Setup of run 1:
## SelectionOfAvatar
module SelectionOfAvatar(
	input [1:0] mode,
	input [5:0] userID,
	input [1:0] candidate,  
	input CLK,
	input rst,  
	output reg [1:0] ballotBoxId,
	output reg [5:0] numberOfRegisteredVoters,
	output reg [5:0] numberOfVotesWinner,  
	output reg [1:0] WinnerId,
	output reg AlreadyRegistered,
	output reg AlreadyVoted,
	output reg NotRegistered,
	output reg VotingHasNotStarted,
	output reg RegistrationHasEnded
	);
    reg [5:0] registered [0:63];
    reg [5:0] voted [0:63];
    integer i, clock, registeredNum, votedNum;
    integer airV, fireV, waterV, earthV;
	always @(posedge CLK)
	begin
	if (rst) begin
        clock = 0;
		registeredNum = 0;
		votedNum = 0;
		airV = 0;
		fireV = 0;
		waterV = 0;
		earthV = 0;
		for(i=0; i<64; i = i+1) begin
            registered[i]=6'b000000;
            voted[i]=6'b000000;
        end
        ballotBoxId =0;
        numberOfRegisteredVoters=0;
        numberOfVotesWinner=0;
  ...
For scale: roughly 33 I/O pins, about 0.016 mm^2 of cells after synthesis.
Settings: LEC_CHECK=0, ABC_AREA=1, CAP_MARGIN=20, CORE_ASPECT_RATIO=0.83, CORE_MARGIN=2, CORE_UTILIZATION=40, CTS_CLUSTER_SIZE=24, MIN_ROUTING_LAYER=met1, PLACE_DENSITY_LB_ADDON=0.15, SLEW_MARGIN=20; clock period 6.0 ns.
run.sh (not shown) runs the stock make flow with config.mk's settings and CLKGATE_MAP_FILE=.
--- input diff run 1..run 2 ---
Settings: setting SETUP_SLACK_MARGIN to -0.33 for the first time; removing PLACE_DENSITY_LB_ADDON (formerly 0.15); removing CORE_ASPECT_RATIO (formerly 0.83); removing MIN_ROUTING_LAYER (formerly met1); removing ABC_AREA (formerly 1); changing CORE_UTILIZATION from 40 to 64; removing CTS_CLUSTER_SIZE (formerly 24); changing the clock period (ns, I/O delays scaled along) from 6.0 to 4.35.
### Flow results
Run 2 vs. run 1: met2 track demand over resource went up by 23 points.
Of run 2 and run 1, the higher largest fanout on the critical path belongs to run 1.
Run 2 vs. run 1: areal power density over the cells picked up an extra 96 mW/mm^2, fmax picked up an extra 4.1%.
Run 2 ran in full, but the layout does not pass; the checks complain about setup timing.

---

Setup of run A:
SelectionOfAvatar again, from the RTL that the note above started with.
Design SelectionOfAvatar, start of the top module:
module SelectionOfAvatar(
	input [1:0] mode,
	input [5:0] userID,
	input [1:0] candidate,  
	input CLK,
	input rst,  
	output reg [1:0] ballotBoxId,
	output reg [5:0] numberOfRegisteredVoters,
	output reg [5:0] numberOfVotesWinner,  
	output reg [1:0] WinnerId,
	output reg AlreadyRegistered,
	output reg AlreadyVoted,
	output reg NotRegistered,
	output reg VotingHasNotStarted,
	output reg RegistrationHasEnded
	);
    reg [5:0] registered [0:63];
    reg [5:0] voted [0:63];
    integer i, clock, registeredNum, votedNum;
    integer airV, fireV, waterV, earthV;
	always @(posedge CLK)
	begin
	if (rst) begin
        clock = 0;
		registeredNum = 0;
		votedNum = 0;
		airV = 0;
		fireV = 0;
		waterV = 0;
		earthV = 0;
		for(i=0; i<64; i = i+1) begin
            registered[i]=6'b000000;
            voted[i]=6'b000000;
        end
        ballotBoxId =0;
        numberOfRegisteredVoters=0;
        numberOfVotesWinner=0;
        WinnerId=0;
        AlreadyRegistered=0;
        AlreadyVoted=0;
        NotRegistered=0;
        VotingHasNotStarted=0;
        RegistrationHasEnded=0;
	end
	else begin
		clock=clock+1;
        ballotBoxId =0;
        numberOfRegisteredVoters=0;
        numberOfVotesWinner=0;
        WinnerId=0;
        AlreadyRegistered=0;
        AlreadyVoted=0;
        NotRegistered=0;
        VotingHasNotStarted=0;
        RegistrationHasEnded=0;
        if(clock<=100) begin
            ballotBoxId=userID[5:4];
  ...
export LEC_CHECK = 0
export ABC_AREA = 1
export CAP_MARGIN = 20
export CORE_MARGIN = 2
export CORE_UTILIZATION = 72
export SLEW_MARGIN = 20
create_clock -name core_clock -period 3.91 [get_ports {CLK}]
Run A -> stages 100% | layout checks FAIL | negative setup slack
Edits applied to the flow inputs when going from run A to run B:
Settings: removing ABC_AREA (formerly 1); changing CORE_UTILIZATION from 72 to 57; setting CTS_CLUSTER_DIAMETER to 360 for the first time; setting SETUP_SLACK_MARGIN to 1.14 for the first time; changing the clock period (ns, I/O delays scaled along) from 3.91 to 4.77.
--- outcome ---
Run B finished end to end and its layout was clean on timing, DRC and antenna.
[run A] flow finished | final checks: failed | reasons: negative setup slack
Compared with run A, in run B maximum vdd drop fell by 7.2%, area enclosed by the die boundary rose by about 20%, area share of buffers outside the clock network rose by 5.7 points, number of stages on the worst setup path rose by about 4%.
Cell count, run B and run A: higher on run A
Between run B and run A, placement row count is higher for run B, run A comes in under that.
Summary: with run A as the reference, tally of filler cells in the layout in run B moved up by more than 10%.
[inputs] run C vs run B
Settings: CAP_MARGIN changed from 20 to 10; CORE_UTILIZATION changed from 57 to 68; CTS_CLUSTER_SIZE newly set to 24.
Findings:
- Run C finished all stages; however, its layout fails the closing checks, the failures being negative setup slack.
- Proportion of power drawn by combinational gates (higher): run C
- Run C has fmax below what run B had.
- Run B vs run C, capture point of the critical path: numberOfVotesWinner[2] vs numberOfVotesWinner[3]
- Cell area after layout (run C / run B): 0.935
- Run C: clock tree buffer count of the final layout is 40 lower than what run B reported.
- Changes observed in run C relative to run B: clock edge transition at the registers on the reported setup and hold paths up 60 ps; internal power summed over all cells went down about 24%; transition time at the pin with the least slew margin lower.
### run C -> run D
Settings: a change of CAP_MARGIN from 10 to 20; a deleted CTS_CLUSTER_SIZE that had been 24; a change of SETUP_SLACK_MARGIN from 1.14 to -0.39.
--- outcome ---
- Final checks on run D, whose flow otherwise completed, came back failing, citing negative setup slack.
- In run D relative to run C, layout multi-input combinational cell count had gone down slightly.
- Run D vs. run C: transition time at the pin with the least slew margin went down by 32 ps.
- Layout-stage area growth over the synthesis result (higher): run C
- The fmax of run D is higher than that of run C.
- A source of the critical timing path of airV[1] is what run D shows, while airV[5] belongs to run C.
- Between run C and run D, the difference in required time at the worst-slack endpoint is negligible.
- In the metrics for run C and run D, the one carrying the higher sequential share of layout area is run D.
- Going from run C to run D, final design instance area without fill fell about 15%; worst hold-check slack fell 15 ps.
Modified inputs, run E compared to run D
Settings: CTS_CLUSTER_SIZE newly set to 21; CTS_CLUSTER_DIAMETER removed (was 360); SETUP_SLACK_MARGIN removed (was -0.39); CORE_UTILIZATION changed from 68 to 72; PLACE_DENSITY newly set to 0.7; the clock period (ns, I/O delays scaled along) changed from 4.77 to 2.94.
Notes after the runs:
Reported for run E and run D, chip area in the Yosys report turned out identical to the last digit. Going from run D to run E, the post-placement cell area was found to have gone up by 19%. Number of placed cells counting well taps in run E is about 11% above run D. Run E never completed; the flow aborted with a tool error in clock tree synthesis. Changes observed in run E relative to run D: chip width lost about 2.7%, register share after synthesis neither gained nor lost much, placed wire-length estimate after detailed placement picked up an extra about 50%.
For run F, these inputs were changed with respect to run E:
Settings: swapping 72 for 65 in CORE_UTILIZATION; putting SETUP_SLACK_MARGIN at -0.29 where nothing was set; clearing PLACE_DENSITY, which used to be 0.7; swapping 21 for 43 in CTS_CLUSTER_SIZE; swapping 2.94 for 4.7 in the clock period (ns, I/O delays scaled along).
--- outcome ---
From the logs: run F reached the end of the flow and failed the layout checks with negative setup slack.
Compare run F and run E | post-placement worst setup slack lower: run E
Total cell area reported by yosys after synthesis delta (run F -> run E): insignificant
Going from run E to run F, core area has increased; cell row count has increased.

---

Starting RTL as in the previous note.
Design SelectionOfAvatar, start of the top module:
module SelectionOfAvatar(
	input [1:0] mode,
	input [5:0] userID,
	input [1:0] candidate,  
	input CLK,
	input rst,  
	output reg [1:0] ballotBoxId,
	output reg [5:0] numberOfRegisteredVoters,
	output reg [5:0] numberOfVotesWinner,  
	output reg [1:0] WinnerId,
	output reg AlreadyRegistered,
	output reg AlreadyVoted,
	output reg NotRegistered,
	output reg VotingHasNotStarted,
	output reg RegistrationHasEnded
	);
clock: 5.8 ns
lec_check: 0
abc_area: 1
cap_margin: 20
cell_pad_in_sites_detail_placement: 1
cell_pad_in_sites_global_placement: 2
core_aspect_ratio: 1.23
core_margin: 2
core_utilization: 51
cts_cluster_diameter: 97
cts_cluster_size: 36
gpl_routability_driven: 1
gpl_timing_driven: 1
max_routing_layer: met4
min_routing_layer: met2
place_density_lb_addon: 0.17
setup_slack_margin: 1.31
slew_margin: 20
tns_end_percent: 10
The baseline aborted during 3_1_place_gp_skip_io.
Edit:
- ABC_AREA: 1 -> unset
- CELL_PAD_IN_SITES_DETAIL_PLACEMENT: 1 -> unset
- CELL_PAD_IN_SITES_GLOBAL_PLACEMENT: 2 -> unset
- CORE_ASPECT_RATIO: 1.23 -> unset
- CORE_UTILIZATION: 51 -> 61
- CTS_CLUSTER_DIAMETER: 97 -> unset
- CTS_CLUSTER_SIZE: 36 -> unset
- GPL_ROUTABILITY_DRIVEN: 1 -> unset
- GPL_TIMING_DRIVEN: 1 -> unset
- MAX_ROUTING_LAYER: met4 -> unset
- MIN_ROUTING_LAYER: met2 -> unset
- PLACE_DENSITY_LB_ADDON: 0.17 -> unset
- SETUP_SLACK_MARGIN: 1.31 -> 0.04
- TNS_END_PERCENT: 10 -> unset
- clock period: 5.8 -> 3.17 ns (I/O delays scaled with it)
Result: Now the flow stopped in 5_1_grt, error GRT-0232; synthesized cell count drops by 27%; die size decreases by 20%; area after synthesis fell by 4.7%.
Edit:
- CORE_UTILIZATION: 61 -> 45
- SETUP_SLACK_MARGIN: 0.04 -> unset
- clock period: 3.17 -> 5.71 ns (I/O delays scaled with it)
With this change the flow ran to the end with no violations.
Die size climbs by 35%.
Synthesized area is unchanged.
Synthesized cell count stays the same.
Edit:
- ABC_AREA: unset -> 1
- CAP_MARGIN: 20 -> 15
- CORE_UTILIZATION: 45 -> 72
- CTS_CLUSTER_DIAMETER: unset -> 99
- CTS_CLUSTER_SIZE: unset -> 20
- clock period: 5.71 -> 3.47 ns (I/O delays scaled with it)
Now the flow produced a layout that fails on negative setup slack.
Combinational power goes up by a quarter to a third.
Register-to-register slack gets worse by 1.7 ns.
Setup slack gets worse by 1.5 ns.
Hold slack stays flat.
Flip-flop count stays the same.
Global-route usage goes up by 15 points.
Design area goes up by roughly a tenth.
Power goes up by a quarter to a third.
Via count goes up by a quarter to a third.
Clock power goes down by roughly a tenth.
Clock skew goes up by 0.012 ns.
Edit:
- CAP_MARGIN: 15 -> 20
- CTS_CLUSTER_DIAMETER: 99 -> 386
- PLACE_DENSITY_LB_ADDON: unset -> 0.24
- SETUP_SLACK_MARGIN: unset -> -0.33
- clock period: 3.47 -> 3.8 ns (I/O delays scaled with it)
The changed run finished with negative setup slack left.
Worst setup slack improves by 0.50 ns.
Power shrinks by roughly a tenth.
Sequential power shrinks by a little under a tenth.
Cell count shrinks by a few percent.
Count of clock-buffer cells in the layout grows by 1.
Cell area shrinks by a few percent.
Clock power shrinks by a little under a tenth.
Maximum frequency grows by a few percent.
Non-clock buffer count shrinks by 92.
Worst hold slack improves by 0.0035 ns.
Edit:
- CORE_UTILIZATION: 72 -> 66
- CTS_CLUSTER_DIAMETER: 386 -> unset
- CTS_CLUSTER_SIZE: 20 -> unset
- PLACE_DENSITY_LB_ADDON: 0.24 -> unset
- SETUP_SLACK_MARGIN: -0.33 -> unset
- clock period: 3.8 -> 4.74 ns (I/O delays scaled with it)
Outcome: This time the run produced a clean layout; critical path depth increases by 1; area after synthesis does not change; final area decreases slightly; via count decreases by a few percent; hold slack is worse by 0.0053 ns; power increases slightly; clock power increases by well over a third; clock skew stays flat; maximum frequency decreases slightly.
Power figures rest on the tool's default switching activity, not on a simulated workload.
